===== flow/config.mk =====
export PLATFORM = sky130hd
export DESIGN_NAME = top_control_unit
export DESIGN_NICKNAME = top_control_unit
export VERILOG_FILES = /design/flow/design.v
export SDC_FILE = /design/flow/constraint.sdc
export NUM_CORES = 4
export LEC_CHECK = 0
export CAP_MARGIN = 15
export CELL_PAD_IN_SITES_DETAIL_PLACEMENT = 0
export CELL_PAD_IN_SITES_GLOBAL_PLACEMENT = 2
export CORE_ASPECT_RATIO = 0.85
export CORE_MARGIN = 2
export CORE_UTILIZATION = 57
export CTS_CLUSTER_DIAMETER = 164
export CTS_CLUSTER_SIZE = 98
export GPL_ROUTABILITY_DRIVEN = 0
export GPL_TIMING_DRIVEN = 0
export HOLD_SLACK_MARGIN = 0.04
export MAX_ROUTING_LAYER = met5
export PLACE_DENSITY_LB_ADDON = 0.03
export SLEW_MARGIN = 40
export TNS_END_PERCENT = 20

===== flow/design.v =====
`timescale 1ns / 1ps
module helper_bcd_to_7seg(
    input wire [3:0] bcd_in,
    output reg [6:0] seg_out
);
    always @(*) begin
        case (bcd_in)
            4'd0: seg_out = 7'b1000000;
            4'd1: seg_out = 7'b1111001;
            4'd2: seg_out = 7'b0100100;
            4'd3: seg_out = 7'b0110000;
            4'd4: seg_out = 7'b0011001;
            4'd5: seg_out = 7'b0010010;
            4'd6: seg_out = 7'b0000010;
            4'd7: seg_out = 7'b1111000;
            4'd8: seg_out = 7'b0000000;
            4'd9: seg_out = 7'b0010000;
            4'd10: seg_out = 7'b0111111;  
            default: seg_out = 7'b1111111;  
        endcase
    end
endmodule
`timescale 1ns / 1ps
module seven_seg_display(
    input wire clk,
    input wire reset,  
    input wire [15:0] bcd_digit,   
    output wire [6:0] seg,  
    output wire [3:0] an            
);
    reg [2:0] digit_index;
    reg [3:0] current_bcd;
    reg [19:0] refresh_counter;
    wire [6:0] seg_out;
    helper_bcd_to_7seg d5 (.bcd_in(current_bcd),.seg_out(seg_out));
    always @(posedge clk or posedge reset) begin
        if (reset) begin
            refresh_counter <= 0;
            digit_index <= 0;
        end else begin
            refresh_counter <= refresh_counter + 1;
            if (refresh_counter == 10) begin
                refresh_counter <= 0;
                digit_index <= digit_index + 1;
                if (digit_index == 3'd3)  
                    digit_index <= 0;
            end
        end
    end
    always @(*) begin
        case (digit_index)
            3'd0: current_bcd = bcd_digit[3:0];      
            3'd1: current_bcd = bcd_digit[7:4];      
            3'd2: current_bcd = bcd_digit[11:8];     
            3'd3: current_bcd = bcd_digit[15:12];    
            default: current_bcd = 4'd15;            
        endcase
    end 
    assign seg = seg_out;
reg [3:0] an_reg;
always @(*) begin
    case (digit_index)
        3'd0: an_reg = 4'b1110;  
        3'd1: an_reg = 4'b1101;  
        3'd2: an_reg = 4'b1011;  
        3'd3: an_reg = 4'b0111;  
        default: an_reg = 4'b1111;
    endcase
end
assign an = an_reg;
endmodule
`timescale 1ns / 1ps
module bin_to_bcd #( parameter W = 18)   
  ( input [W-1:0] bin,   
    output reg [W+(W-4)/3:0] bcd);  
  integer i,j;
  always @(bin) begin
    for(i = 0; i <= W+(W-4)/3; i = i+1) bcd[i] = 0;      
    bcd[W-1:0] = bin;                                    
    for(i = 0; i <= W-4; i = i+1)                        
      for(j = 0; j <= i/3; j = j+1)                      
        if (bcd[W-i+4*j -: 4] > 4)                       
          bcd[W-i+4*j -: 4] = bcd[W-i+4*j -: 4] + 4'd3;  
  end
endmodule
`timescale 1ns / 1ps
  module serial_parallel_multiplier(
    input clk, rst,
    input start,
    input [7:0] x, y,
    output reg [15:0] P,
    output reg flag
    );
     reg state;
    reg [7:0] x_reg;
    reg [7:0] y_reg;
    reg s;
    reg [3:0] counter;
    always @(posedge clk , posedge rst) begin
        if (rst) begin
            flag <= 0;
            x_reg <= 0;
            y_reg <= 0;
            P <= 0;
            counter <= 0;
            state <= 0;
        end
        else if (start && state == 0) begin
            state <= 1;
            flag <= 0;
               s <= x[7] ^ y[7];
            y_reg <= y[7] ? (~y + 1) : y;
            x_reg <= x[7] ? (~x + 1) : x;
                P <= 0;
           counter <= 8;
        end
        else if (state) begin
            if (counter > 0) begin
                P <= P + (y_reg[0] ? ({8'b0, x_reg} << (8 - counter)) : 0);
                y_reg <= {y_reg[7], y_reg[7:1]};
                counter <= counter - 1;
            end
            else begin
                P <= s ? (~P + 1) : P;
                flag <= 1;
                state <= 0;
            end
        end
    end
endmodule
`timescale 1ns / 1ps
module top_control_unit(
    input wire clk,
    input wire reset,
    input wire btnL,
    input wire btnR,
    input wire btnC,
    input wire [7:0] multiplicand,
    input wire [7:0] multiplier,
    output wire [6:0] seg,
    output wire [3:0] an,
    output led
);
    wire left_pressed, right_pressed, start_pressed;
    pushbutton_detector pb_left (
        .clk(clk),
        .reset(reset),
        .x(btnL),
        .z(left_pressed)
    );
    pushbutton_detector pb_right (
        .clk(clk),
        .reset(reset),
        .x(btnR),
        .z(right_pressed)
    );
    pushbutton_detector pb_center (
        .clk(clk),
        .reset(reset),
        .x(btnC),
        .z(start_pressed)
    );
    wire [15:0] product;
    wire done;
    serial_parallel_multiplier spm (
        .clk(clk),
        .rst(reset),
        .start(start_pressed),
        .x(multiplicand),
        .y(multiplier),
        .P(product),
        .flag(done)
    );
    assign led = done;
    wire [19:0] bcd_unsigned;
    wire sign_bit = product[15];
    wire [15:0] productabs = sign_bit ? (~product + 1) : product;
    bin_to_bcd #(.W(16)) converter (
        .bin(productabs),
        .bcd(bcd_unsigned)
    );
    reg [1:0] state;
    wire [3:0] d0 = bcd_unsigned[3:0];
    wire [3:0] d1 = bcd_unsigned[7:4];
    wire [3:0] d2 = bcd_unsigned[11:8];
    wire [3:0] d3 = bcd_unsigned[15:12];
    wire [3:0] d4 = bcd_unsigned[19:16];
    wire [3:0] d5 = sign_bit ? 4'd10 : 4'd15;
    reg [15:0] active_digits;   
    wire tick;
    clockDivider #(50) divide (clk,reset,tick);
   always @(posedge clk or posedge reset) begin
    if (reset)
        state <= 0;
    else if (tick) begin
        case (state)
            2'd0: if (right_pressed) state <= 1;
            2'd1: begin
                if (right_pressed) state <= 2;
                else if (left_pressed) state <= 0;
            end
            2'd2: if (left_pressed) state <= 1;
            default: state <= 0;
        endcase
    end
end
    always @(*) begin
        case (state)
            2'd0: active_digits = {d5, d4, d3, d2};  
            2'd1: active_digits = {d5, d3, d2, d1};  
            2'd2: active_digits = {d5, d2, d1, d0};  
            default: active_digits = {d5, d4, d3, d2};
        endcase
    end
    seven_seg_display display_unit (
        .clk(clk),
        .reset(reset),
        .bcd_digit(active_digits),  
        .seg(seg),
        .an(an)
    );
endmodule
module pushbutton_detector(
input clk,reset,x,
output z
    );
wire tick;
clockDivider #(50) divide (clk,reset,tick);
wire out;
debouncer deb(clk,tick,reset,x,out);
wire out2;
synchronizer sync(clk,tick,reset,out,out2);
wire out3;
rising_edge rizz(clk,tick,reset,out2,out3);
assign z = out3;     
endmodule
module rising_edge(
input clk, en, reset, x,
output reg z
    );
    reg x_prev;
    always @(posedge clk or posedge reset) begin
        if (reset) begin
            x_prev <= 0;
            z <= 0;
        end else if (en) begin
            z <= x & ~x_prev;   
            x_prev <= x;
        end
    end
endmodule
module debouncer(input clk, en, rst, in, output out);
reg q1,q2,q3;
always@(posedge clk, posedge rst) begin
if(rst == 1'b1) begin
q1 <= 0;
q2 <= 0;
q3 <= 0;
end
else if (en) begin
q1 <= in;
q2 <= q1;
q3 <= q2;
end
end
assign out = (rst) ? 0 : q1&q2&q3;
endmodule
module synchronizer ( input wire clk, en, rst, sig, output reg sig1 );
 reg meta;
 always @(posedge clk, posedge rst) begin
 if (rst) begin
 meta <= 0;
 sig1 <= 0;
 end
 else if (en) begin
 meta <= sig;
 sig1 <= meta;
 end
 end
endmodule
module clockDivider #(parameter n = 50000000)
(input clk, rst, output tick);
wire [31:0] count;
reg clk_out;
counter_x_bit #(32,n) counterMod
(.clk(clk), .reset(rst),.en(1'b1), .count(count));
assign tick = (count == n-1) && !clk_out;
always @ (posedge clk, posedge rst) begin
if (rst)  
clk_out <= 0;
else if (count == n-1)
clk_out <= ~ clk_out;
end
endmodule
module counter_x_bit #(parameter x = 3, n = 6)
(input clk, reset, en, output reg [x-1:0] count);
always @(posedge clk, posedge reset) begin
if (reset == 1)
    count <= 0; 
else if(!en)
    count <= count; 
else if(count == n-1)
    count <= 0; 
else
    count <= count + 1;
end
endmodule

===== flow/constraint.sdc =====
create_clock -name core_clock -period 39.2 [get_ports {clk}]
set_input_delay 7.8400 -clock core_clock [delete_from_list [all_inputs] [get_ports {clk}]]
set_output_delay 7.8400 -clock core_clock [all_outputs]
set_load 0.01 [all_outputs]

===== flow/run.sh =====
#!/bin/bash
# the make line also repeats each setting of config.mk as NAME=value (left out here)
make -C /OpenROAD-flow-scripts/flow DESIGN_CONFIG=/design/flow/config.mk WORK_HOME=/design/flow/orfs CLKGATE_MAP_FILE= finish

==> metrics.yaml, run 1 <==
floorplan:
  fp_util: 0.575
  design.die.area_mm2: 0.0355
  coreArea_mm2: 0.0337
  die_h_um: 174
  die_w_um: 204
  rows: 62
yosys:
  synth_top_area_share: 0.279
  common_cells: "223 x nand2_1, 216 x dfrtp_1, 204 x nor2_1"
  synth_cell_types: 124
  ys_sh_aoi: 0.239
  yosys_area_mm2: 0.0194
  synth_area_per_cell_um2: 8.38
  muxShareOfSynthArea: 0.0452
  ys_warn_count: 11
  top_logic_kind: "AND-OR/OR-AND gates"
  ys.flop_type: "dfrtp_1"
  synth_seq_share: 0.282
  edf_count: 1
  ys_ff: 218
  yosys.area.top_type: "dfrtp_1"
  top_cell: "nand2_1"
  async_reset_ff_frac: 0.995
  syn_area_mm2: 0.0194
  synthesis.nets: 2417
  synth-xor-area-share: 0.105
  ys_sh_adder: 0.0540
  area_leaders: "dfrtp_1 28%, xnor2_1 7.4%, ha_1 5.3%, nand2_1 4.3%, nor2_1 4.0%"
  yosys-stat-cells: 2313
  syn_inst: 2313
  ys_sh_simple: 0.238
status:
  error: "[ERROR FLW-0024] Place density exceeds 1.0 (current PLACE_DENSITY_LB_ADDON =  0.03). Please check if the value of  PLACE_DENSITY_LB_ADDON is between 0 and 0.99."
  haltStage: "3_1_place_gp_skip_io"
  status: "did not finish"
==> run 2, diff against run 1 <==
Settings changed: ABC_AREA set to 1, CAP_MARGIN 15 to 35, CELL_PAD_IN_SITES_DETAIL_PLACEMENT 0 to not set, CELL_PAD_IN_SITES_GLOBAL_PLACEMENT 2 to not set, CORE_ASPECT_RATIO 0.85 to not set, CORE_UTILIZATION 57 to 72, CTS_CLUSTER_DIAMETER 164 to 214, CTS_CLUSTER_SIZE 98 to not set, GPL_ROUTABILITY_DRIVEN 0 to not set, GPL_TIMING_DRIVEN 0 to not set, HOLD_SLACK_MARGIN 0.04 to not set, MAX_ROUTING_LAYER met5 to not set, PLACE_DENSITY set to 0.4, PLACE_DENSITY_LB_ADDON 0.03 to not set, SETUP_SLACK_MARGIN set to 0.31, SLEW_MARGIN 40 to 20, TNS_END_PERCENT 20 to not set.
Clock period 39.2 ns to 13.4 ns, I/O delays scaled along.
==> metrics.yaml, run 2 <==
status:
  status: "failed layout checks"  # was did not finish
  violations: "setup timing"
timing:
  final_max_slew_viol_count: 0
  layout_setup_ws_ps: -288
  rsz0062_at_grt: "yes"
  hold_viol: 0
  setup_viol: 7
  tightest_slew_ps: 925
  whs_ps: 466
  period_minus_slack_ps: 13690
  period_used_share: 1.02
  max_freq_ghz: 0.0731
  fin_worst_skew_ps: 23.2
  relSlewSlack: 0.381
yosys:
  synth_area_per_cell_um2: 6.52  # was 8.38 um^2
  yosys-stat-cells: 2880  # was 2313
  synth_cell_types: 66  # was 124
  ys.flop_type: "dfrtp_1"  # unchanged
  common_cells: "749 x nand2_1, 477 x inv_1, 331 x nand3_1"  # was 223 x nand2_1, 216 x dfrtp_1, 204 x nor2_1
  ys_ff: 218  # unchanged
  async_reset_ff_frac: 0.995  # unchanged
  yosys_area_mm2: 0.0188  # was 0.0194 mm^2
  syn_inst: 2880  # was 2313
  yosys.area.top_type: "dfrtp_1"  # unchanged
  synth_seq_share: 0.291  # was 0.282
  top_logic_kind: "simple AND/OR/NAND/NOR gates"  # was AND-OR/OR-AND gates
  muxShareOfSynthArea: 0.00107  # was 0.0452
  synthesis.nets: 2984  # was 2417
  area_leaders: "dfrtp_1 29%, nand2_1 15%, inv_1 9.5%, nand3_1 8.8%, ha_1 5.5%"  # was dfrtp_1 28%, xnor2_1 7.4%, ha_1 5.3%, nand2_1 4.3%, nor2_1 4.0%
  ys_sh_aoi: 0.0981  # was 0.239
  ys_sh_simple: 0.407  # was 0.238
  synth_top_area_share: 0.288  # was 0.279
  ys_sh_adder: 0.0557  # was 0.0540
  top_cell: "nand2_1"  # unchanged
  synth-xor-area-share: 0.0339  # was 0.105
  ys_warn_count: 11  # unchanged
  syn_area_mm2: 0.0188  # was 0.0194 mm^2
  edf_count: 1  # unchanged
clock_tree:
  cts_buffer_depth: 3
  cts_root_buf: "clkbuf_16"
  hold_buffers: 0
  cts_tree: "built"
  cts.clk_slew.worst_paths_ps: 70
  insertion_delay_ps: 540
  htreeDepth: 1
  clkSinkCount: 218
  cts_buffers: 24
floorplan:
  die_h_um: 166  # was 174 um
  rows: 59  # was 62
  io_pins: 33
  fp_util: 0.727  # was 0.575
  design.die.area_mm2: 0.0274  # was 0.0355 mm^2
  die_w_um: 166  # was 204 um
  coreArea_mm2: 0.0258  # was 0.0337 mm^2
critical_path:
  worst-path-buf-inv: 16
  path_class: "register to primary output"
  timing.rr.end: "spm.P[15]"
  critical_path_required_ps: 10720
  arrival_ps: 11010
  slowest_delay_ps: 470
  endpoint: "seg[0]"
  ff2ff_path_depth: 35
  startpoint_type: "register"
  timing.rr.start: "spm.counter[0]"
  crit_top_cell: "nand2_2"
  rrSetupSlack_ps: 7540
  worst_path_max_delay_cell: "dfrtp_2"
  critPathLaunch: "spm.P[8]"
  path_delay_family: "simple AND/OR/NAND/NOR gates"
  path_max_fanout: 7
  worst_setup_path_end_kind: "primary output"
  crit_cells: 88
finish:
  nets: 3127
  final_cells: 3376
  area_growth_pct: 17.7
  flop_area_mm2: 0.00547
  stdcell_area_mm2: 0.0221
  comb_area_mm2: 0.0121
  nFillCells: 1530
  utilization: 0.856
power_and_ir_drop:
  seqPwrFrac: 0.464
  pg_seq_mw: 0.659
  p_total_mw: 1.42
  netSwitchingFraction: 0.214
  comb_power_mw: 0.0293
  clock_power_share: 0.515
  p_int_mw: 1.11
  power_density_mw_per_mm2: 64.2
  combinationalPowerShare: 0.021
  power.switching_mw: 0.304
  ir_worst_vdd_uv: 111
  top_power_group: "clock"
  pg_clk_mw: 0.730
  p_leak_nw: 12.0
route:
  drt-pass1-iter-count: 11
  vias: 20200
  diodes: 0
  drc_errors: 0
  wirelength_um: 53500
  ant_nets: 0
  drt_first_iter_violations: 2094
  avgRoutedWirePerCell_um: 15.9
  viasPerCell: 5.99
global_routing:
  grt_pass1_vias: 17900
  grt_max_degree: 99
  gr-usage-all-layers: 0.326
  grt_antenna_before_repair: 0
  grt_overflow: 0
  grt_pass1_wl_um: 75900
run:
  cap_violations: 0
  warning_count: 60
placement:
  io_buffers: 32
  hpwl_um: 30800
  placed_cell_area_mm2: 0.0195
  dp.cells: 3231
  gp_congestion: 0.934
hold_path:
  worstHoldStart: "pb_center.rizz.x_prev"
  hp-class: "register to register"
  hold_path_depth: 1
  min_to: "pb_center.rizz.z"
==> run 2: layout make-up <==
class                      count  area share
clock buffer                  31      0.0315
clock inverter                13     0.00849
inverter                     530      0.0922
multi-input combinational   2106       0.549
sequential                   218       0.248
tap                          335      0.0190
timing repair buffer         143      0.0526
==> run 2: metrics by stage <==
step           setup TNS (ps)  setup WS [ps]
5_1_grt                 -5410           -817
6_report                -1660           -288
3_3_place_gp                0            221
4_1_cts                     0            335
2_1_floorplan               0           1230
3_5_place_dp            -1640           -343
==> run 2: timing repair <==
action	CTS	global route
pin swaps	26	113
endpoints found under the setup margin	7	7
setup buffers	48	51
resized	62	230
cloned	0	0
==> run 2: layer usage <==
metal | GRT usage | wire, um | up-vias
met5 | 0 | 0 | -
met4 | 0.116 | 3360 | 0
met3 | 0.0382 | 4220 | 371
met2 | 0.583 | 25400 | 1071
met1 | 0.405 | 20500 | 9261
li1 | - | - | 9530
==> run 3, diff against run 2 <==
Settings changed: ABC_AREA 1 to not set, CAP_MARGIN 35 to 20, CORE_UTILIZATION 72 to 40, CTS_CLUSTER_DIAMETER 214 to not set, PLACE_DENSITY 0.4 to not set, SETUP_SLACK_MARGIN 0.31 to not set.
Clock period 13.4 ns to 30.0 ns, I/O delays scaled along.
==> metrics.yaml, run 3 <==
timing:
  fin_worst_skew_ps: 16.3  # was 23.2 ps
  setup_viol: 0  # was 7
  period_used_share: 0.792  # was 1.02
  period_minus_slack_ps: 23750
  relSlewSlack: 0.319  # was 0.381
  final_max_slew_viol_count: 0  # unchanged
  hold_viol: 0  # unchanged
  tightest_slew_ps: 1010  # was 925 ps
  fin_tns_setup_ps: 0  # was -1660 ps
  max_freq_ghz: 0.0421
  rsz0062_at_grt: "no"  # was yes
route:
  ant_nets: 0  # unchanged
  avgRoutedWirePerCell_um: 15.6  # was 15.9 um
  wirelength_um: 45900  # was 53500 um
  drt-pass1-iter-count: 5  # was 11
  viasPerCell: 5.90  # was 5.99
  drc_errors: 0  # unchanged
  drt_first_iter_violations: 1363  # was 2094
  diodes: 0  # unchanged
  vias: 17300  # was 20.2k
yosys:
  area_leaders: "dfrtp_1 28%, xnor2_1 7.4%, ha_1 5.3%, nand2_1 4.3%, nor2_1 4.0%"  # was dfrtp_1 29%, nand2_1 15%, inv_1 9.5%, nand3_1 8.8%, ha_1 5.5%
  synth_cell_types: 124  # was 66
  synthesis.nets: 2417  # was 2984
  syn_inst: 2313  # was 2880
  muxShareOfSynthArea: 0.0452  # was 0.00107
  top_logic_kind: "AND-OR/OR-AND gates"  # was simple AND/OR/NAND/NOR gates
  ys_sh_aoi: 0.239  # was 0.0981
  edf_count: 1  # unchanged
  yosys.area.top_type: "dfrtp_1"  # unchanged
  yosys_area_mm2: 0.0194  # was 0.0188 mm^2
  syn_area_mm2: 0.0194  # was 0.0188 mm^2
  ys.flop_type: "dfrtp_1"  # unchanged
  ys_sh_adder: 0.0540  # was 0.0557
  ys_warn_count: 11  # unchanged
  async_reset_ff_frac: 0.995  # unchanged
  yosys-stat-cells: 2313  # was 2880
  synth-xor-area-share: 0.105  # was 0.0339
  synth_seq_share: 0.282  # was 0.291
  ys_sh_simple: 0.238  # was 0.407
  synth_area_per_cell_um2: 8.38  # was 6.52 um^2
  ys_ff: 218  # unchanged
  top_cell: "nand2_1"  # unchanged
  synth_top_area_share: 0.279  # was 0.288
  common_cells: "223 x nand2_1, 216 x dfrtp_1, 204 x nor2_1"  # was 749 x nand2_1, 477 x inv_1, 331 x nand3_1
floorplan:
  die_h_um: 224  # was 166 um
  design.die.area_mm2: 0.0502  # was 0.0274 mm^2
  die_w_um: 224  # was 166 um
  coreArea_mm2: 0.0477  # was 0.0258 mm^2
  fp_util: 0.406  # was 0.727
  io_pins: 33  # unchanged
  rows: 80  # was 59
clock_tree:
  clkSinkCount: 218  # unchanged
  hold_buffers: 0  # unchanged
  cts_buffer_depth: 3  # unchanged
  cts_buffers: 23  # was 24
  htreeDepth: 1  # unchanged
  cts_setup_buffers: 0  # was 48
  cts.repair.resized: 0  # was 62
  cts.clk_slew.worst_paths_ps: 70  # about the same
  cts_root_buf: "clkbuf_16"  # unchanged
  insertion_delay_ps: 520  # was 540 ps
  cts_tree: "built"  # unchanged
run:
  cap_violations: 0  # unchanged
  warning_count: 57  # was 60
finish:
  nets: 2410  # was 3127
  nFillCells: 4583  # was 1530
  area_growth_pct: 8.36  # was 17.7%
power_and_ir_drop:
  power.switching_mw: 0.130  # was 0.304 mW
  combinationalPowerShare: 0.020  # was 0.021
  netSwitchingFraction: 0.211  # was 0.214
  power_density_mw_per_mm2: 29.3  # was 64.2 mW/mm^2
  ir_worst_vdd_uv: 41.9  # was 111 uV
  pg_seq_mw: 0.294  # was 0.659 mW
  comb_power_mw: 0.0126
  clock_power_share: 0.502  # was 0.515
  seqPwrFrac: 0.478  # was 0.464
  p_total_mw: 0.616  # was 1.42 mW
  p_int_mw: 0.486  # was 1.11 mW
  pg_clk_mw: 0.309  # was 0.730 mW
  p_leak_nw: 8.78  # was 12.0 nW
  top_power_group: "clock"  # unchanged
critical_path:
  ff2ff_path_depth: 23  # was 35
  path_max_fanout: 10  # was 7
  critPathLaunch: "spm.P[5]"  # was spm.P[8]
  worst-path-buf-inv: 9  # was 16
  path_delay_family: "simple AND/OR/NAND/NOR gates"  # unchanged
  timing.rr.start: "spm.counter[0]"  # unchanged
  worst_setup_path_end_kind: "primary output"  # unchanged
  slowest_delay_ps: 610  # was 470 ps
  crit_cells: 68  # was 88
  endpoint: "seg[3]"  # was seg[0]
  timing.rr.end: "spm.P[15]"  # unchanged
  rrSetupSlack_ps: 24480  # was 7540 ps
  startpoint_type: "register"  # unchanged
  critical_path_required_ps: 24000  # was 10720 ps
  path_class: "register to primary output"  # unchanged
  arrival_ps: 17750  # was 11010 ps
  crit_top_cell: "ha_1"  # was nand2_2
  worst_path_max_delay_cell: "or4_4"  # was dfrtp_2
placement:
  hpwl_um: 34100  # was 30800 um
  io_buffers: 32  # unchanged
  gp_congestion: 0.918  # was 0.934
global_routing:
  grt_max_degree: 83  # was 99
  grt_overflow: 0  # unchanged
  grt_pass1_vias: 16500  # was 17.9k
  grt_antenna_before_repair: 0  # unchanged
  grt_pass1_wl_um: 79600  # was 75900 um
  gr-usage-all-layers: 0.182  # was 0.326
hold_path:
  worstHoldStart: "pb_center.divide.clk_out"  # was pb_center.rizz.x_prev
  hp-class: "register to register"  # unchanged
  min_to: "pb_center.divide.clk_out"  # was pb_center.rizz.z
  hold_path_depth: 1  # unchanged
status:
  status: "finished clean"  # was failed layout checks
-- run 3: metrics by stage --
step	instance area (um^2)	setup slack, ps	std cells	util	hold WS, ps
after floorplan	19400	9140	2313	-	439
after global placement	20200	7520	2896	0.422	454
after detailed placement	20200	7050	2896	0.422	460
after CTS	21000	6360	2938	0.439	473
after global routing	21000	4710	2938	0.440	490
final	21000	6250	2938	0.440	470
-- run 3: final cells by class --
class	count	area (um^2)	share of cell area
clock buffers	25	593	0.0283
clock inverters	17	230	0.0110
inverters	100	383	0.0182
multi-input cells	1927	13200	0.629
flip-flops and latches	218	5460	0.260
well taps	615	769	0.0367
repair buffers	36	354	0.0169
-- run 3: metal layers --
layer | global-route usage | part of all wire | up-vias
li1 | - | - | 8603
met1 | 0.257 | 0.48 | 8356
met2 | 0.307 | 0.47 | 329
met3 | 0.0129 | 0.034 | 51
met4 | 0.0383 | 0.016 | 0
met5 | 0 | 0 | -
==> run 4, diff against run 3 <==
Settings changed: CORE_UTILIZATION 40 to 65, SETUP_SLACK_MARGIN set to 5.0.
Clock period 30.0 ns to 20.3 ns, I/O delays scaled along.
==> metrics.yaml, run 4 <==
status:
  status: "finished clean"  # unchanged
floorplan:
  die_h_um: 177  # was 224 um
  fp_util: 0.657  # was 0.406
  io_pins: 33  # unchanged
  coreArea_mm2: 0.0295  # was 0.0477 mm^2
  rows: 63  # was 80
  design.die.area_mm2: 0.0312  # was 0.0502 mm^2
  die_w_um: 177  # was 224 um
yosys:
  top_cell: "nand2_1"  # unchanged
  synth_area_per_cell_um2: 8.38  # unchanged
  top_logic_kind: "AND-OR/OR-AND gates"  # unchanged
  ys_sh_adder: 0.0540  # unchanged
  synth_cell_types: 124  # unchanged
  synth_top_area_share: 0.279  # unchanged
  syn_inst: 2313  # unchanged
  area_leaders: "dfrtp_1 28%, xnor2_1 7.4%, ha_1 5.3%, nand2_1 4.3%, nor2_1 4.0%"  # unchanged
  ys.flop_type: "dfrtp_1"  # unchanged
  synth_seq_share: 0.282  # unchanged
  ys_ff: 218  # unchanged
  synthesis.nets: 2417  # unchanged
  yosys_area_mm2: 0.0194  # unchanged
  edf_count: 1  # unchanged
  muxShareOfSynthArea: 0.0452  # unchanged
  yosys-stat-cells: 2313  # unchanged
  ys_warn_count: 11  # unchanged
  ys_sh_aoi: 0.239  # unchanged
  yosys.area.top_type: "dfrtp_1"  # unchanged
  syn_area_mm2: 0.0194  # unchanged
  ys_sh_simple: 0.238  # unchanged
  synth-xor-area-share: 0.105  # unchanged
  common_cells: "223 x nand2_1, 216 x dfrtp_1, 204 x nor2_1"  # unchanged
  async_reset_ff_frac: 0.995  # unchanged
route:
  diodes: 0  # unchanged
  viasPerCell: 6.51  # was 5.90
  met1_length_um: 21300  # was 22100 um
  drt-pass1-iter-count: 6  # was 5
  dr_wl_met3_um: 2100  # was 1550 um
  ant_nets: 0  # unchanged
  wirelength_um: 47900  # was 45900 um
  drc_errors: 0  # unchanged
  avgRoutedWirePerCell_um: 17.2  # was 15.6 um
  drt_first_iter_violations: 1630  # was 1363
  vias: 18200  # was 17.3k
  wl_met2_um: 23200  # was 21500 um
  top_layer_used: "met4"  # unchanged
clock_tree:
  hold_buffers: 0  # unchanged
  cts_root_buf: "clkbuf_16"  # unchanged
  cts_buffer_depth: 3  # unchanged
  htreeDepth: 1  # unchanged
  cts_buffers: 22  # was 23
  insertion_delay_ps: 500  # was 520 ps
  clkSinkCount: 218  # unchanged
  cts_tree: "built"  # unchanged
  cts.clk_slew.worst_paths_ps: 60  # was 70 ps
placement:
  io_buffers: 32  # unchanged
  hpwl_um: 32800  # was 34100 um
  gp_congestion: 0.943  # was 0.918
critical_path:
  critPathLaunch: "spm.P[5]"  # unchanged
  crit_cells: 69  # was 68
  endpoint: "seg[0]"  # was seg[3]
  path_class: "register to primary output"  # unchanged
  worst-path-buf-inv: 11  # was 9
  critical_path_required_ps: 16240  # was 24000 ps
  path_max_fanout: 6  # was 10
  ff2ff_path_depth: 23  # unchanged
  arrival_ps: 14240  # was 17750 ps
  timing.rr.end: "spm.P[15]"  # unchanged
  rrSetupSlack_ps: 14910  # was 24480 ps
  worst_path_max_delay_cell: "or4_4"  # unchanged
  timing.rr.start: "spm.counter[0]"  # unchanged
  slowest_delay_ps: 600  # was 610 ps
  worst_setup_path_end_kind: "primary output"  # unchanged
  path_delay_family: "simple AND/OR/NAND/NOR gates"  # unchanged
  startpoint_type: "register"  # unchanged
finish:
  nFillCells: 2127  # was 4583
  flop_area_mm2: 0.00547  # was 0.00546 mm^2
  comb_area_mm2: 0.0141  # was 0.0132 mm^2
  nets: 2490  # was 2410
  area_growth_pct: 14.8  # was 8.36%
timing:
  fin_worst_skew_ps: 8.72  # was 16.3 ps
  max_freq_ghz: 0.0547
  rsz0062_at_grt: "yes"  # was no
  relSlewSlack: 0.241  # was 0.319
  fin_tns_setup_ps: 0  # unchanged
  period_minus_slack_ps: 18300
  hold_viol: 0  # unchanged
  period_used_share: 0.901  # was 0.792
  whs_ps: 475  # was 470 ps
  tightest_slew_ps: 1130  # was 1010 ps
  final_max_slew_viol_count: 0  # unchanged
  setup_viol: 0  # unchanged
power_and_ir_drop:
  p_int_mw: 0.718  # was 0.486 mW
  netSwitchingFraction: 0.201  # was 0.211
  ir_worst_vdd_uv: 74.3  # was 41.9 uV
  comb_power_mw: 0.0183  # was 0.0126 mW
  pg_seq_mw: 0.435  # was 0.294 mW
  top_power_group: "clock"  # unchanged
  clock_power_share: 0.496  # was 0.502
  combinationalPowerShare: 0.020  # about the same
  power_density_mw_per_mm2: 40.4  # was 29.3 mW/mm^2
  p_leak_nw: 9.35  # was 8.78 nW
  power.switching_mw: 0.181  # was 0.130 mW
  seqPwrFrac: 0.484  # was 0.478
  pg_clk_mw: 0.445  # was 0.309 mW
global_routing:
  grt_pass1_vias: 17000  # was 16.5k
  gr-usage-all-layers: 0.298  # was 0.182
  grt_pass1_wl_um: 80000  # was 79600 um
  grt_max_degree: 114  # was 83
  grt_overflow: 0  # unchanged
  grt_antenna_before_repair: 0  # unchanged
hold_path:
  worstHoldStart: "pb_right.divide.counterMod.count[31]"  # was pb_center.divide.clk_out
  min_to: "pb_right.divide.counterMod.count[31]"  # was pb_center.divide.clk_out
  hold_path_depth: 1  # unchanged
  hp-class: "register to register"  # unchanged
run:
  cap_violations: 0  # unchanged
  warning_count: 64  # was 57
[run 4: timing repair]
item	in CTS	in global routing
buffers inserted	59	20
resized	133	50
pin swaps	51	28
gates cloned	0	0
setup endpoints to repair	7	7
[run 4: cell type report]
type,count,area share
Tap cell,390,0.0219
Sequential cell,218,0.246
Inverter,100,0.0179
Clock buffer,25,0.0271
Clock inverter,13,0.00900
Timing Repair Buffer,117,0.0429
Multi-Input combinational cell,1927,0.635
[run 4: per-stage QoR]
stage	setup slack (ps)	area (um^2)	cells	power [mW]	utilization
2_1_floorplan	2830	19700	2313	0.454	-
3_3_place_gp	1570	20200	2673	0.461	0.684
3_5_place_dp	1090	20200	2673	0.462	0.684
4_1_cts	2640	21900	2770	0.906	0.742
5_1_grt	1470	22200	2790	0.925	0.754
6_report	2000	22200	2790	0.898	0.754
[run 4: metal layers]
metal / vias up / track usage
li1: 8742 / -
met2: 602 / 0.511
met1: 8715 / 0.404
met4: 0 / 0.0882
met3: 115 / 0.0236
met5: - / 0
==> run 5, diff against run 4 <==
Settings changed: CORE_UTILIZATION 65 to 54, SETUP_SLACK_MARGIN 5.0 to not set.
Clock period 20.3 ns to 13.3 ns, I/O delays scaled along.
==> metrics.yaml, run 5 <==
status:
  status: "failed layout checks"  # was finished clean
  violations: "setup timing"
timing:
  period_used_share: 1.22  # was 0.901
  period_minus_slack_ps: 16160
  layout_setup_ws_ps: -2860  # was 2000 ps
  final_max_slew_viol_count: 0  # unchanged
  max_freq_ghz: 0.0619
  fin_worst_skew_ps: 8.44  # was 8.72 ps
  tightest_slew_ps: 1110  # was 1130 ps
  hold_viol: 0  # unchanged
  relSlewSlack: 0.254  # was 0.241
  rsz0062_at_grt: "yes"  # unchanged
  setup_viol: 7  # was 0
yosys:
  yosys-stat-cells: 2313  # unchanged
  top_logic_kind: "AND-OR/OR-AND gates"  # unchanged
  common_cells: "223 x nand2_1, 216 x dfrtp_1, 204 x nor2_1"  # unchanged
  top_cell: "nand2_1"  # unchanged
  ys.flop_type: "dfrtp_1"  # unchanged
  async_reset_ff_frac: 0.995  # unchanged
  synth_top_area_share: 0.279  # unchanged
  ys_ff: 218  # unchanged
  yosys.area.top_type: "dfrtp_1"  # unchanged
  yosys_area_mm2: 0.0194  # unchanged
  syn_area_mm2: 0.0194  # unchanged
  synth_cell_types: 124  # unchanged
  ys_sh_simple: 0.238  # unchanged
  synth_area_per_cell_um2: 8.38  # unchanged
  muxShareOfSynthArea: 0.0452  # unchanged
  ys_warn_count: 11  # unchanged
  synth_seq_share: 0.282  # unchanged
  synthesis.nets: 2417  # unchanged
  syn_inst: 2313  # unchanged
  ys_sh_adder: 0.0540  # unchanged
  area_leaders: "dfrtp_1 28%, xnor2_1 7.4%, ha_1 5.3%, nand2_1 4.3%, nor2_1 4.0%"  # unchanged
  ys_sh_aoi: 0.239  # unchanged
  edf_count: 1  # unchanged
  synth-xor-area-share: 0.105  # unchanged
critical_path:
  arrival_ps: 13500  # was 14240 ps
  timing.rr.start: "spm.counter[0]"  # unchanged
  worst_setup_path_end_kind: "primary output"  # unchanged
  path_max_fanout: 5  # was 6
  startpoint_type: "register"  # unchanged
  worst_path_max_delay_cell: "or4_4"  # unchanged
  worst-path-buf-inv: 11  # unchanged
  path_delay_family: "AND-OR/OR-AND gates"  # was simple AND/OR/NAND/NOR gates
  rrSetupSlack_ps: 7790  # was 14910 ps
  critical_path_required_ps: 10640  # was 16240 ps
  endpoint: "seg[3]"  # was seg[0]
  crit_top_cell: "ha_2"
  slowest_delay_ps: 580  # was 600 ps
  timing.rr.end: "spm.P[15]"  # unchanged
  ff2ff_path_depth: 23  # unchanged
  critPathLaunch: "spm.P[5]"  # unchanged
  crit_cells: 69  # unchanged
  path_class: "register to primary output"  # unchanged
route:
  vias: 19800  # was 18.2k
  drt-pass1-iter-count: 7  # was 6
  drc_errors: 0  # unchanged
  avgRoutedWirePerCell_um: 15.5  # was 17.2 um
  wirelength_um: 52800  # was 47900 um
  diodes: 0  # unchanged
  viasPerCell: 5.81  # was 6.51
  ant_nets: 0  # unchanged
  drt_first_iter_violations: 1085  # was 1630
floorplan:
  design.die.area_mm2: 0.0374  # was 0.0312 mm^2
  die_h_um: 193  # was 177 um
  io_pins: 33  # unchanged
  rows: 69  # was 63
  coreArea_mm2: 0.0355  # was 0.0295 mm^2
  die_w_um: 193  # was 177 um
  fp_util: 0.546  # was 0.657
power_and_ir_drop:
  clock_power_share: 0.472  # was 0.496
  seqPwrFrac: 0.507  # was 0.484
  comb_power_mw: 0.0278  # was 0.0183 mW
  power.switching_mw: 0.269  # was 0.181 mW
  combinationalPowerShare: 0.021  # was 0.020
  pg_clk_mw: 0.618  # was 0.445 mW
  p_leak_nw: 11.8  # was 9.35 nW
  p_int_mw: 1.04  # was 0.718 mW
  ir_worst_vdd_uv: 109  # was 74.3 uV
  top_power_group: "sequential cells"  # was clock
  netSwitchingFraction: 0.206  # was 0.201
  power_density_mw_per_mm2: 50.5  # was 40.4 mW/mm^2
  pg_seq_mw: 0.663  # was 0.435 mW
finish:
  nets: 3030  # was 2490
  final_cells: 3400  # was 2790
  stdcell_area_mm2: 0.0259  # was 0.0222 mm^2
  comb_area_mm2: 0.0138  # was 0.0141 mm^2
  nFillCells: 2742  # was 2127
  area_growth_pct: 33.7  # was 14.8%
  flop_area_mm2: 0.00546  # was 0.00547 mm^2
global_routing:
  met2_usage: 0.503  # was 0.511
  grt_antenna_before_repair: 0  # unchanged
  use_met1: 0.369  # was 0.404
  grt_pass1_vias: 19600  # was 17.0k
  met3_usage: 0.0127  # was 0.0236
  grt_pass1_wl_um: 91200  # was 80000 um
  grt_overflow: 0  # unchanged
  grt_max_degree: 102  # was 114
  gr-max-usage-layer: "met2"  # unchanged
  gr-usage-all-layers: 0.278  # was 0.298
clock_tree:
  cts_root_buf: "clkbuf_16"  # unchanged
  hold_buffers: 0  # unchanged
  insertion_delay_ps: 500  # about the same
  htreeDepth: 1  # unchanged
  clkSinkCount: 218  # unchanged
  cts.clk_slew.worst_paths_ps: 70  # was 60 ps
  cts_buffers: 20  # was 22
  cts_tree: "built"  # unchanged
  cts_buffer_depth: 3  # unchanged
hold_path:
  worstHoldStart: "divide.counterMod.count[31]"  # was pb_right.divide.counterMod.count[31]
  min_to: "divide.counterMod.count[31]"  # was pb_right.divide.counterMod.count[31]
  hp-class: "register to register"  # unchanged
  hold_path_depth: 1  # unchanged
run:
  warning_count: 64  # unchanged
  cap_violations: 0  # unchanged
placement:
  post-place-ws_ps: -2840  # was 1090 ps
  gp_congestion: 0.930  # was 0.943
  io_buffers: 32  # unchanged
  placed_cell_area_mm2: 0.0246  # was 0.0202 mm^2
  hpwl_um: 40700  # was 32800 um
  dp.cells: 3327  # was 2673
[run 5: timing repair]
action	4_1_cts	5_1_grt
gates cloned	0	0
endpoints found under the setup margin	7	7
pin swaps	39	52
gates resized	67	37
hold endpoints to repair	0	0
setup buffers	22	17
[run 5: per-layer routing]
layer,wire length [um],part of all wire
met5,0,0
met4,793,0.015
met3,1470,0.028
met2,26300,0.50
met1,24200,0.46
[run 5: area by class of cell]
type | instances | share of cell area
Multi-Input combinational cell | 1927 | 0.531
Sequential cell | 218 | 0.211
Timing Repair Buffer | 659 | 0.194
Tap cell | 461 | 0.0223
Clock buffer | 23 | 0.0205
Inverter | 100 | 0.0153
Clock inverter | 12 | 0.00686
[run 5: through the flow]
stage | hold WS [ps] | power (mW) | util | TNS, ps
2_1_floorplan | 439 | 0.692 | - | -18490
3_3_place_gp | 456 | 0.704 | 0.694 | -15980
3_5_place_dp | 460 | 0.705 | 0.694 | -19050
4_1_cts | 477 | 1.32 | 0.722 | -18070
5_1_grt | 491 | 1.35 | 0.730 | -24140
6_report | 474 | 1.31 | 0.730 | -19410
==> run 6, diff against run 5 <==
Settings changed: ABC_AREA set to 1, CAP_MARGIN 20 to 0, CELL_PAD_IN_SITES_DETAIL_PLACEMENT set to 0, CELL_PAD_IN_SITES_GLOBAL_PLACEMENT set to 3, CORE_ASPECT_RATIO set to 0.68, CORE_MARGIN 2 to 5, CORE_UTILIZATION 54 to 39, CTS_CLUSTER_SIZE set to 24, HOLD_SLACK_MARGIN set to 0.23, PLACE_DENSITY_LB_ADDON set to 0.27, SLEW_MARGIN 20 to 10.
Clock period 13.3 ns to 17.6 ns, I/O delays scaled along.
==> metrics.yaml, run 6 <==
placement:
  dp.cells: 3540  # was 3327
  placed_cell_area_mm2: 0.0199  # was 0.0246 mm^2
  gp_congestion: 0.827  # was 0.930
  io_buffers: 32  # unchanged
  hpwl_um: 34300  # was 40700 um
hold_path:
  hp-class: "register to register"  # unchanged
  hold_path_depth: 1  # unchanged
  worstHoldStart: "pb_center.rizz.x_prev"  # was divide.counterMod.count[31]
  min_to: "pb_center.rizz.z"  # was divide.counterMod.count[31]
route:
  avgRoutedWirePerCell_um: 12.2  # was 15.5 um
  drt_first_iter_violations: 1133  # was 1085
  drc_errors: 0  # unchanged
  drt-pass1-iter-count: 5  # was 7
  vias: 17400  # was 19.8k
  viasPerCell: 4.84  # was 5.81
  ant_nets: 0  # unchanged
  diodes: 0  # unchanged
  wirelength_um: 43600  # was 52800 um
critical_path:
  ff2ff_path_depth: 31  # was 23
  critPathLaunch: "spm.P[15]"  # was spm.P[5]
  path_class: "register to primary output"  # unchanged
  slowest_delay_ps: 560  # was 580 ps
  arrival_ps: 11930  # was 13500 ps
  worst_path_max_delay_cell: "inv_1"  # was or4_4
  crit_cells: 79  # was 69
  worst_setup_path_end_kind: "primary output"  # unchanged
  critical_path_required_ps: 14080  # was 10640 ps
  rrSetupSlack_ps: 12340  # was 7790 ps
  crit_top_cell: "nand2_1"  # was ha_2
  startpoint_type: "register"  # unchanged
  worst-path-buf-inv: 15  # was 11
  path_delay_family: "simple AND/OR/NAND/NOR gates"  # was AND-OR/OR-AND gates
  endpoint: "seg[3]"  # unchanged
  path_max_fanout: 23  # was 5
  timing.rr.end: "spm.P[14]"  # was spm.P[15]
  timing.rr.start: "spm.counter[0]"  # unchanged
power_and_ir_drop:
  power.switching_mw: 0.216  # was 0.269 mW
  top_power_group: "clock"  # was sequential cells
  p_int_mw: 0.828  # was 1.04 mW
  clock_power_share: 0.499  # was 0.472
  pg_clk_mw: 0.521  # was 0.618 mW
  pg_seq_mw: 0.502  # was 0.663 mW
  combinationalPowerShare: 0.020  # was 0.021
  power_density_mw_per_mm2: 50.4  # was 50.5 mW/mm^2
  seqPwrFrac: 0.481  # was 0.507
  comb_power_mw: 0.0209  # was 0.0278 mW
  p_leak_nw: 11.3  # was 11.8 nW
  netSwitchingFraction: 0.207  # was 0.206
  ir_worst_vdd_uv: 72.6  # was 109 uV
floorplan:
  die_w_um: 276  # was 193 um
  coreArea_mm2: 0.0477  # was 0.0355 mm^2
  fp_util: 0.393  # was 0.546
  rows: 66  # was 69
  die_h_um: 191  # was 193 um
  io_pins: 33  # unchanged
  design.die.area_mm2: 0.0527  # was 0.0374 mm^2
global_routing:
  gr-usage-all-layers: 0.163  # was 0.278
  grt_overflow: 0  # unchanged
  grt_antenna_before_repair: 1  # was 0
  grt_max_degree: 119  # was 102
  grt_pass1_vias: 16100  # was 19.6k
  grt_pass1_wl_um: 76100  # was 91200 um
clock_tree:
  insertion_delay_ps: 520  # was 500 ps
  cts_setup_buffers: 0  # was 22
  htreeDepth: 1  # unchanged
  cts_buffers: 26  # was 20
  cts_buffer_depth: 3  # unchanged
  cts_tree: "built"  # unchanged
  cts.clk_slew.worst_paths_ps: 60  # was 70 ps
  clkSinkCount: 218  # unchanged
  cts.repair.resized: 0  # was 67
  cts_root_buf: "clkbuf_16"  # unchanged
  hold_buffers: 0  # unchanged
timing:
  period_used_share: 0.878  # was 1.22
  tightest_slew_ps: 1180  # was 1110 ps
  hold_viol: 0  # unchanged
  max_freq_ghz: 0.0647
  fin_tns_setup_ps: 0  # was -19410 ps
  setup_viol: 0  # was 7
  relSlewSlack: 0.213  # was 0.254
  rsz0062_at_grt: "no"  # was yes
  fin_worst_skew_ps: 13.3  # was 8.44 ps
  final_max_slew_viol_count: 0  # unchanged
  period_minus_slack_ps: 15450
  whs_ps: 457  # was 474 ps
finish:
  area_growth_pct: 10.2  # was 33.7%
  nets: 3026  # was 3030
  stdcell_area_mm2: 0.0207  # was 0.0259 mm^2
  final_cells: 3585  # was 3400
yosys:
  synth_top_area_share: 0.288  # was 0.279
  syn_inst: 2880  # was 2313
  yosys-stat-cells: 2880  # was 2313
  synth_seq_share: 0.291  # was 0.282
  ys_ff: 218  # unchanged
  common_cells: "749 x nand2_1, 477 x inv_1, 331 x nand3_1"  # was 223 x nand2_1, 216 x dfrtp_1, 204 x nor2_1
  edf_count: 1  # unchanged
  ys.flop_type: "dfrtp_1"  # unchanged
  syn_area_mm2: 0.0188  # was 0.0194 mm^2
  ys_sh_simple: 0.407  # was 0.238
  yosys_area_mm2: 0.0188  # was 0.0194 mm^2
  synth_cell_types: 66  # was 124
  area_leaders: "dfrtp_1 29%, nand2_1 15%, inv_1 9.5%, nand3_1 8.8%, ha_1 5.5%"  # was dfrtp_1 28%, xnor2_1 7.4%, ha_1 5.3%, nand2_1 4.3%, nor2_1 4.0%
  async_reset_ff_frac: 0.995  # unchanged
  synth-xor-area-share: 0.0339  # was 0.105
  synth_area_per_cell_um2: 6.52  # was 8.38 um^2
  ys_sh_adder: 0.0557  # was 0.0540
  ys_sh_aoi: 0.0981  # was 0.239
  top_logic_kind: "simple AND/OR/NAND/NOR gates"  # was AND-OR/OR-AND gates
  synthesis.nets: 2984  # was 2417
  muxShareOfSynthArea: 0.00107  # was 0.0452
  yosys.area.top_type: "dfrtp_1"  # unchanged
  ys_warn_count: 11  # unchanged
  top_cell: "nand2_1"  # unchanged
run:
  cap_violations: 0  # unchanged
  warning_count: 61  # was 64
status:
  status: "finished clean"  # was failed layout checks
[run 6: layer usage]
layer  share of wire  routed length, um  GRT usage
met1            0.55              24000      0.248
met2            0.41              17800      0.258
met3           0.028               1230     0.0144
met4           0.013                574     0.0255
met5               0                  0          0
[run 6: final cells by class]
type,instances,area [um^2]
clock buffer,42,792
clock inverter,3,43.8
fill,5024,27000
inverter,530,2020
multi-input combinational,2106,11200
sequential,218,5460
tap,646,808
timing repair buffer,40,380
[run 6: metrics by stage]
step	power (mW)	setup WS (ps)	util
2_1_floorplan	0.523	4590	-
3_3_place_gp	0.533	3060	0.416
3_5_place_dp	0.533	2690	0.416
4_1_cts	1.07	2100	0.434
5_1_grt	1.09	730	0.434
6_report	1.04	2150	0.434
==> run 7, diff against run 6 <==
Settings changed: ABC_AREA 1 to not set, CAP_MARGIN 0 to 20, CELL_PAD_IN_SITES_DETAIL_PLACEMENT 0 to not set, CELL_PAD_IN_SITES_GLOBAL_PLACEMENT 3 to not set, CORE_ASPECT_RATIO 0.68 to 1.12, CORE_MARGIN 5 to 2, CORE_UTILIZATION 39 to 70, CTS_CLUSTER_SIZE 24 to 44, HOLD_SLACK_MARGIN 0.23 to not set, MAX_ROUTING_LAYER set to met5, PLACE_DENSITY_LB_ADDON 0.27 to 0.08, SETUP_SLACK_MARGIN set to -0.47, SLEW_MARGIN 10 to 35.
Clock period 17.6 ns to 14.7 ns, I/O delays scaled along.
==> metrics.yaml, run 7 <==
status:
  status: "did not finish"  # was finished clean
  haltStage: "5_1_grt"
  error: "[ERROR GRT-0232] Routing congestion too high. Check the congestion heatmap in the GUI."
yosys:
  area_leaders: "dfrtp_1 28%, xnor2_1 7.4%, ha_1 5.3%, nand2_1 4.3%, nor2_1 4.0%"  # was dfrtp_1 29%, nand2_1 15%, inv_1 9.5%, nand3_1 8.8%, ha_1 5.5%
  syn_inst: 2313  # was 2880
  muxShareOfSynthArea: 0.0452  # was 0.00107
  ys_ff: 218  # unchanged
  ys_sh_adder: 0.0540  # was 0.0557
  synthesis.nets: 2417  # was 2984
  yosys.area.top_type: "dfrtp_1"  # unchanged
  synth_top_area_share: 0.279  # was 0.288
  ys_sh_aoi: 0.239  # was 0.0981
  top_cell: "nand2_1"  # unchanged
  yosys_area_mm2: 0.0194  # was 0.0188 mm^2
  ys.flop_type: "dfrtp_1"  # unchanged
  synth-xor-area-share: 0.105  # was 0.0339
  yosys-stat-cells: 2313  # was 2880
  syn_area_mm2: 0.0194  # was 0.0188 mm^2
  async_reset_ff_frac: 0.995  # unchanged
  edf_count: 1  # unchanged
  common_cells: "223 x nand2_1, 216 x dfrtp_1, 204 x nor2_1"  # was 749 x nand2_1, 477 x inv_1, 331 x nand3_1
  top_logic_kind: "AND-OR/OR-AND gates"  # was simple AND/OR/NAND/NOR gates
  ys_warn_count: 11  # unchanged
  synth_seq_share: 0.282  # was 0.291
  synth_cell_types: 124  # was 66
  ys_sh_simple: 0.238  # was 0.407
  synth_area_per_cell_um2: 8.38  # was 6.52 um^2
floorplan:
  io_pins: 33  # unchanged
  rows: 64  # was 66
  die_h_um: 180  # was 191 um
  fp_util: 0.709  # was 0.393
  coreArea_mm2: 0.0273  # was 0.0477 mm^2
  die_w_um: 161  # was 276 um
  design.die.area_mm2: 0.0290  # was 0.0527 mm^2
placement:
  hpwl_um: 46900  # was 34300 um
  io_buffers: 32  # unchanged
  gp_congestion: 0.955  # was 0.827
global_routing:
  grt_overflow: 47
  gr-usage-all-layers: 0.814
clock_tree:
  clkSinkCount: 218  # unchanged
  cts_buffer_depth: 3  # unchanged
  cts_buffers: 19  # was 26
  cts_root_buf: "clkbuf_16"  # unchanged
  htreeDepth: 1  # unchanged
run 7: layer usage:
layer,overflow,GRT usage
met4,26,0.831
met1,1,0.798
met3,4,0.708
met5,0,0.443
met2,16,0.942
run 7: repair_timing:
action                     4_1_cts
hold buffers                     0
resized                         75
buffers inserted                22
setup endpoints to repair        7
pin swaps                       45
run 7: stage by stage:
| step | worst slack, ps | hold slack [ps] | cells | instance area, um^2 | TNS, ps |
|---|---|---|---|---|---|
| after floorplan | -1650 | 439 | 2313 | 19700 | -10650 |
| after global placement | -1220 | 456 | 3216 | 24400 | -7720 |
| after detailed placement | -1940 | 465 | 3216 | 24400 | -12550 |
| after CTS | -2010 | 491 | 3270 | 25400 | -13180 |
==> run 8, diff against run 7 <==
Settings changed: ABC_AREA set to 1, CAP_MARGIN 20 to 15, CORE_ASPECT_RATIO 1.12 to not set, CORE_UTILIZATION 70 to 72, CTS_CLUSTER_DIAMETER set to 100, CTS_CLUSTER_SIZE 44 to 20, HOLD_SLACK_MARGIN set to -0.08, MAX_ROUTING_LAYER met5 to not set, PLACE_DENSITY set to 0.64, PLACE_DENSITY_LB_ADDON 0.08 to not set, SETUP_SLACK_MARGIN -0.47 to 0.73, SLEW_MARGIN 35 to 20.
Clock period 14.7 ns to 13.4 ns, I/O delays scaled along.
==> metrics.yaml, run 8 <==
yosys:
  yosys.area.top_type: "dfrtp_1"  # unchanged
  edf_count: 1  # unchanged
  syn_inst: 2880  # was 2313
  ys_warn_count: 11  # unchanged
  synth_top_area_share: 0.288  # was 0.279
  ys_sh_simple: 0.407  # was 0.238
  synth_cell_types: 66  # was 124
  synth_area_per_cell_um2: 6.52  # was 8.38 um^2
  ys_sh_adder: 0.0557  # was 0.0540
  top_logic_kind: "simple AND/OR/NAND/NOR gates"  # was AND-OR/OR-AND gates
  ys.flop_type: "dfrtp_1"  # unchanged
  ys_sh_aoi: 0.0981  # was 0.239
  synthesis.nets: 2984  # was 2417
  yosys_area_mm2: 0.0188  # was 0.0194 mm^2
  syn_area_mm2: 0.0188  # was 0.0194 mm^2
  muxShareOfSynthArea: 0.00107  # was 0.0452
  top_cell: "nand2_1"  # unchanged
  yosys-stat-cells: 2880  # was 2313
  ys_ff: 218  # unchanged
  area_leaders: "dfrtp_1 29%, nand2_1 15%, inv_1 9.5%, nand3_1 8.8%, ha_1 5.5%"  # was dfrtp_1 28%, xnor2_1 7.4%, ha_1 5.3%, nand2_1 4.3%, nor2_1 4.0%
  synth-xor-area-share: 0.0339  # was 0.105
  async_reset_ff_frac: 0.995  # unchanged
  common_cells: "749 x nand2_1, 477 x inv_1, 331 x nand3_1"  # was 223 x nand2_1, 216 x dfrtp_1, 204 x nor2_1
  synth_seq_share: 0.291  # was 0.282
clock_tree:
  cts_buffer_depth: 3  # unchanged
  cts_buffers: 15  # was 19
  insertion_delay_ps: 510
  cts_tree: "built"
  hold_buffers: 0  # unchanged
  cts_root_buf: "clkbuf_16"  # unchanged
  htreeDepth: 1  # unchanged
  cts.clk_slew.worst_paths_ps: 80
  clkSinkCount: 218  # unchanged
route:
  diodes: 0
  vias: 20000
  wirelength_um: 51400
  drc_errors: 0
  viasPerCell: 5.97
  drt_first_iter_violations: 2102
  avgRoutedWirePerCell_um: 15.3
  drt-pass1-iter-count: 9
  ant_nets: 0
timing:
  tightest_slew_ps: 1090
  rsz0062_at_grt: "yes"
  layout_setup_ws_ps: -356
  whs_ps: 468
  period_minus_slack_ps: 13760
  period_used_share: 1.03
  hold_viol: 0
  fin_worst_skew_ps: 25.8
  relSlewSlack: 0.272
  setup_viol: 7
  final_max_slew_viol_count: 0
  max_freq_ghz: 0.0727
global_routing:
  grt_pass1_vias: 17300
  grt_max_degree: 153
  grt_pass1_wl_um: 74200
  gr-max-usage-layer: "met2"
  grt_overflow: 0
  met3_usage: 0.0435
  grt_antenna_before_repair: 0
  met2_usage: 0.562
  gr-usage-all-layers: 0.317
  use_met1: 0.403
critical_path:
  crit_top_cell: "nand2_2"
  rrSetupSlack_ps: 7690
  path_max_fanout: 6
  startpoint_type: "register"
  critPathLaunch: "spm.P[8]"
  worst_setup_path_end_kind: "primary output"
  timing.rr.end: "spm.P[14]"
  slowest_delay_ps: 470
  path_delay_family: "simple AND/OR/NAND/NOR gates"
  worst-path-buf-inv: 17
  worst_path_max_delay_cell: "dfrtp_2"
  ff2ff_path_depth: 31
  crit_cells: 86
  endpoint: "seg[3]"
  timing.rr.start: "spm.counter[0]"
  path_class: "register to primary output"
  critical_path_required_ps: 10720
  arrival_ps: 11080
hold_path:
  hp-class: "register to register"
  min_to: "divide.counterMod.count[6]"
  hold_path_depth: 1
  worstHoldStart: "divide.counterMod.count[6]"
power_and_ir_drop:
  p_total_mw: 1.15
  combinationalPowerShare: 0.023
  comb_power_mw: 0.0269
  p_int_mw: 0.899
  top_power_group: "sequential cells"
  pg_clk_mw: 0.466
  pg_seq_mw: 0.658
  ir_worst_vdd_uv: 116
  power.switching_mw: 0.251
  clock_power_share: 0.405
  netSwitchingFraction: 0.218
  p_leak_nw: 11.8
  seqPwrFrac: 0.572
  power_density_mw_per_mm2: 53.2
floorplan:
  die_h_um: 166  # was 180 um
  io_pins: 33  # unchanged
  rows: 59  # was 64
  design.die.area_mm2: 0.0274  # was 0.0290 mm^2
  coreArea_mm2: 0.0258  # was 0.0273 mm^2
  die_w_um: 166  # was 161 um
  fp_util: 0.727  # was 0.709
placement:
  gp_congestion: 0.934  # was 0.955
  hpwl_um: 30900  # was 46900 um
  post-place-ws_ps: -319  # was -1940 ps
  io_buffers: 32  # unchanged
status:
  violations: "setup timing"
  status: "failed layout checks"  # was did not finish
finish:
  area_growth_pct: 15.2
  nFillCells: 1662
  nets: 3117
run:
  cap_violations: 0
  warning_count: 63
run 8: stage by stage:
| stage | utilization | setup TNS [ps] | area [um^2] | cells |
|---|---|---|---|---|
| floorplan | - | 0 | 18800 | 2880 |
| global placement | 0.754 | 0 | 19500 | 3229 |
| detailed placement | 0.754 | -1460 | 19500 | 3229 |
| CTS | 0.799 | 0 | 20600 | 3300 |
| global route | 0.837 | -4510 | 21600 | 3352 |
| finish | 0.837 | -2320 | 21600 | 3352 |
run 8: layout make-up:
cell class              instances  area (um^2)  area share
well taps                     335          419      0.0194
multi-input cells            2106        12100       0.560
clock buffers                  18          397      0.0183
inverters                     530         2030      0.0940
clock inverters                 3         55.1     0.00254
repair buffers                142         1130      0.0524
flip-flops and latches        218         5470       0.253
run 8: repair_timing:
action	in CTS	in global routing
setup buffers	50	52
setup endpoints to repair	7	7
pin swaps	55	100
cloned	0	0
resized	114	179
run 8: per-layer routing:
layer / vias to the layer above / share of wire
met5: - / 0
met4: 0 / 0.051
met3: 314 / 0.075
met2: 994 / 0.48
met1: 9217 / 0.40
li1: 9488 / -
==> run 9, diff against run 8 <==
Settings changed: CAP_MARGIN 15 to 0, CELL_PAD_IN_SITES_DETAIL_PLACEMENT set to 2, CORE_ASPECT_RATIO set to 0.68, CORE_MARGIN 2 to 7, CORE_UTILIZATION 72 to 40, CTS_CLUSTER_DIAMETER 100 to not set, CTS_CLUSTER_SIZE 20 to 24, HOLD_SLACK_MARGIN -0.08 to not set, PLACE_DENSITY 0.64 to not set, PLACE_DENSITY_LB_ADDON set to 0.27, SETUP_SLACK_MARGIN 0.73 to not set, SLEW_MARGIN 20 to 10.
Clock period 13.4 ns to 17.6 ns, I/O delays scaled along.
==> metrics.yaml, run 9 <==
status:
  status: "did not finish"  # was failed layout checks
  haltStage: "5_1_grt"
  error: "[ERROR GRT-0232] Routing congestion too high. Check the congestion heatmap in the GUI."
clock_tree:
  cts_buffer_depth: 3  # unchanged
  cts_root_buf: "clkbuf_16"  # unchanged
  clkSinkCount: 218  # unchanged
  htreeDepth: 1  # unchanged
  cts_buffers: 25  # was 15
yosys:
  yosys-stat-cells: 2880  # unchanged
  synthesis.nets: 2984  # unchanged
  synth-xor-area-share: 0.0339  # unchanged
  synth_area_per_cell_um2: 6.52  # unchanged
  area_leaders: "dfrtp_1 29%, nand2_1 15%, inv_1 9.5%, nand3_1 8.8%, ha_1 5.5%"  # unchanged
  async_reset_ff_frac: 0.995  # unchanged
  ys_ff: 218  # unchanged
  muxShareOfSynthArea: 0.00107  # unchanged
  ys_sh_simple: 0.407  # unchanged
  synth_cell_types: 66  # unchanged
  ys.flop_type: "dfrtp_1"  # unchanged
  ys_sh_adder: 0.0557  # unchanged
  syn_inst: 2880  # unchanged
  edf_count: 1  # unchanged
  ys_warn_count: 11  # unchanged
  top_logic_kind: "simple AND/OR/NAND/NOR gates"  # unchanged
  yosys.area.top_type: "dfrtp_1"  # unchanged
  syn_area_mm2: 0.0188  # unchanged
  common_cells: "749 x nand2_1, 477 x inv_1, 331 x nand3_1"  # unchanged
  synth_top_area_share: 0.288  # unchanged
  top_cell: "nand2_1"  # unchanged
  yosys_area_mm2: 0.0188  # unchanged
  synth_seq_share: 0.291  # unchanged
  ys_sh_aoi: 0.0981  # unchanged
floorplan:
  coreArea_mm2: 0.0464  # was 0.0258 mm^2
  design.die.area_mm2: 0.0533  # was 0.0274 mm^2
  die_w_um: 277  # was 166 um
  io_pins: 33  # unchanged
  fp_util: 0.405  # was 0.727
  rows: 65  # was 59
  die_h_um: 193  # was 166 um
global_routing:
  grt_overflow: 24
  gr-usage-all-layers: 0.549
placement:
  post-place-ws_ps: -371  # was -319 ps
  gp_congestion: 0.910  # was 0.934
  hpwl_um: 77200  # was 30900 um
  dp.cells: 3494  # was 3229
  io_buffers: 32  # unchanged
## run 9: per-layer routing
| metal | overflow | GRT usage |
|---|---|---|
| met3 | 0 | 0.324 |
| met2 | 10 | 0.806 |
| met5 | 0 | 0.0664 |
| met1 | 1 | 0.519 |
| met4 | 13 | 0.567 |
## run 9: per-stage QoR
step           instance area [um^2]  power [mW]  hold WS, ps
2_1_floorplan                 18800       0.523          434
3_3_place_gp                  19800       0.533          443
3_5_place_dp                  19800       0.536          471
4_1_cts                       20900        1.11          509
## run 9: timing repair
item,CTS
pin swaps,2
hold buffers,0
setup endpoints to repair,7
setup buffers,4
endpoints found under the hold margin,0
gates cloned,1
gates resized,48
==> run 10, diff against run 9 <==
Settings changed: ABC_AREA 1 to not set, CAP_MARGIN 0 to 20, CELL_PAD_IN_SITES_DETAIL_PLACEMENT 2 to 1, CORE_ASPECT_RATIO 0.68 to 1.6, CORE_MARGIN 7 to 6, CORE_UTILIZATION 40 to 43, CTS_CLUSTER_SIZE 24 to 11, MAX_ROUTING_LAYER set to met5, PLACE_DENSITY set to 0.38, PLACE_DENSITY_LB_ADDON 0.27 to not set, SLEW_MARGIN 10 to 20.
Clock period 17.6 ns to 43.0 ns, I/O delays scaled along.
==> metrics.yaml, run 10 <==
status:
  status: "finished clean"  # was did not finish
yosys:
  ys_sh_aoi: 0.239  # was 0.0981
  top_logic_kind: "AND-OR/OR-AND gates"  # was simple AND/OR/NAND/NOR gates
  edf_count: 1  # unchanged
  synth_seq_share: 0.282  # was 0.291
  syn_area_mm2: 0.0194  # was 0.0188 mm^2
  ys.flop_type: "dfrtp_1"  # unchanged
  yosys.area.top_type: "dfrtp_1"  # unchanged
  synth_area_per_cell_um2: 8.38  # was 6.52 um^2
  yosys-stat-cells: 2313  # was 2880
  synth-xor-area-share: 0.105  # was 0.0339
  ys_sh_simple: 0.238  # was 0.407
  ys_warn_count: 11  # unchanged
  syn_inst: 2313  # was 2880
  top_cell: "nand2_1"  # unchanged
  ys_ff: 218  # unchanged
  yosys_area_mm2: 0.0194  # was 0.0188 mm^2
  synth_cell_types: 124  # was 66
  synth_top_area_share: 0.279  # was 0.288
  area_leaders: "dfrtp_1 28%, xnor2_1 7.4%, ha_1 5.3%, nand2_1 4.3%, nor2_1 4.0%"  # was dfrtp_1 29%, nand2_1 15%, inv_1 9.5%, nand3_1 8.8%, ha_1 5.5%
  synthesis.nets: 2417  # was 2984
  common_cells: "223 x nand2_1, 216 x dfrtp_1, 204 x nor2_1"  # was 749 x nand2_1, 477 x inv_1, 331 x nand3_1
  async_reset_ff_frac: 0.995  # unchanged
  ys_sh_adder: 0.0540  # was 0.0557
  muxShareOfSynthArea: 0.0452  # was 0.00107
clock_tree:
  cts_tree: "built"
  cts.clk_slew.worst_paths_ps: 60
  cts.repair.resized: 0  # was 48
  cts_root_buf: "clkbuf_16"  # unchanged
  cts_buffers: 24  # was 25
  hold_buffers: 0  # unchanged
  htreeDepth: 1  # unchanged
  clkSinkCount: 218  # unchanged
  insertion_delay_ps: 520
  cts_buffer_depth: 3  # unchanged
  cts_setup_buffers: 0  # was 4
power_and_ir_drop:
  power.switching_mw: 0.0857
  comb_power_mw: 0.00878
  top_power_group: "sequential cells"
  pg_clk_mw: 0.188
  ir_worst_vdd_uv: 33.4
  p_int_mw: 0.316
  power_density_mw_per_mm2: 19.3
  seqPwrFrac: 0.511
  netSwitchingFraction: 0.213
  clock_power_share: 0.467
  combinationalPowerShare: 0.022
  pg_seq_mw: 0.205
  p_total_mw: 0.402
  p_leak_nw: 8.73
critical_path:
  rrSetupSlack_ps: 37340
  critical_path_required_ps: 34400
  crit_top_cell: "ha_1"
  slowest_delay_ps: 580
  startpoint_type: "register"
  crit_cells: 68
  timing.rr.start: "spm.counter[0]"
  arrival_ps: 18210
  path_delay_family: "simple AND/OR/NAND/NOR gates"
  worst_path_max_delay_cell: "or4_4"
  worst-path-buf-inv: 9
  path_class: "register to primary output"
  timing.rr.end: "spm.P[14]"
  ff2ff_path_depth: 23
  endpoint: "seg[3]"
  critPathLaunch: "spm.P[3]"
  path_max_fanout: 10
  worst_setup_path_end_kind: "primary output"
timing:
  whs_ps: 478
  max_freq_ghz: 0.0373
  hold_viol: 0
  period_minus_slack_ps: 26810
  fin_worst_skew_ps: 12.0
  tightest_slew_ps: 1040
  rsz0062_at_grt: "no"
  relSlewSlack: 0.305
  layout_setup_ws_ps: 16190
  setup_viol: 0
  final_max_slew_viol_count: 0
  fin_tns_setup_ps: 0
  period_used_share: 0.623
route:
  drc_errors: 0
  avgRoutedWirePerCell_um: 18.2
  drt_first_iter_violations: 622
  viasPerCell: 6.02
  ant_nets: 0
  vias: 17600
  diodes: 0
  wirelength_um: 53200
  drt-pass1-iter-count: 5
finish:
  area_growth_pct: 7.74
  nFillCells: 5285
  final_cells: 2919
  stdcell_area_mm2: 0.0209
  utilization: 0.474
  nets: 2416
placement:
  io_buffers: 32  # unchanged
  hpwl_um: 41700  # was 77200 um
  placed_cell_area_mm2: 0.0202  # was 0.0198 mm^2
  gp_congestion: 0.881  # was 0.910
  post-place-ws_ps: 16890  # was -371 ps
  dp.cells: 2880  # was 3494
hold_path:
  hold_path_depth: 1
  min_to: "divide.clk_out"
  hp-class: "register to register"
  worstHoldStart: "divide.clk_out"
floorplan:
  rows: 97  # was 65
  design.die.area_mm2: 0.0504  # was 0.0533 mm^2
  die_h_um: 280  # was 193 um
  die_w_um: 180  # was 277 um
  io_pins: 33  # unchanged
  fp_util: 0.440  # was 0.405
  coreArea_mm2: 0.0441  # was 0.0464 mm^2
run:
  cap_violations: 0
  warning_count: 59
global_routing:
  grt_pass1_vias: 18500
  grt_antenna_before_repair: 0
  grt_overflow: 0
  gr-usage-all-layers: 0.204
  grt_pass1_wl_um: 90000
  grt_max_degree: 98
## run 10: layout make-up
| cell class | count | area, um^2 | area share |
|---|---|---|---|
| multi-input cells | 1927 | 13200 | 0.633 |
| flip-flops and latches | 218 | 5460 | 0.262 |
| well taps | 594 | 743 | 0.0356 |
| clock buffers | 37 | 681 | 0.0326 |
| repair buffers | 41 | 388 | 0.0186 |
| inverters | 100 | 383 | 0.0183 |
| clock inverters | 2 | 13.8 | 0.000659 |
## run 10: routing by layer
layer	part of all wire	up-vias	wire length, um	track usage
li1	-	8580	-	-
met1	0.40	8714	21400	0.224
met2	0.55	180	29300	0.412
met3	0.015	90	803	0.0117
met4	0.032	0	1700	0.0694
met5	0	-	0	0
No activity file was given, so power comes from the tool's default toggle rates.
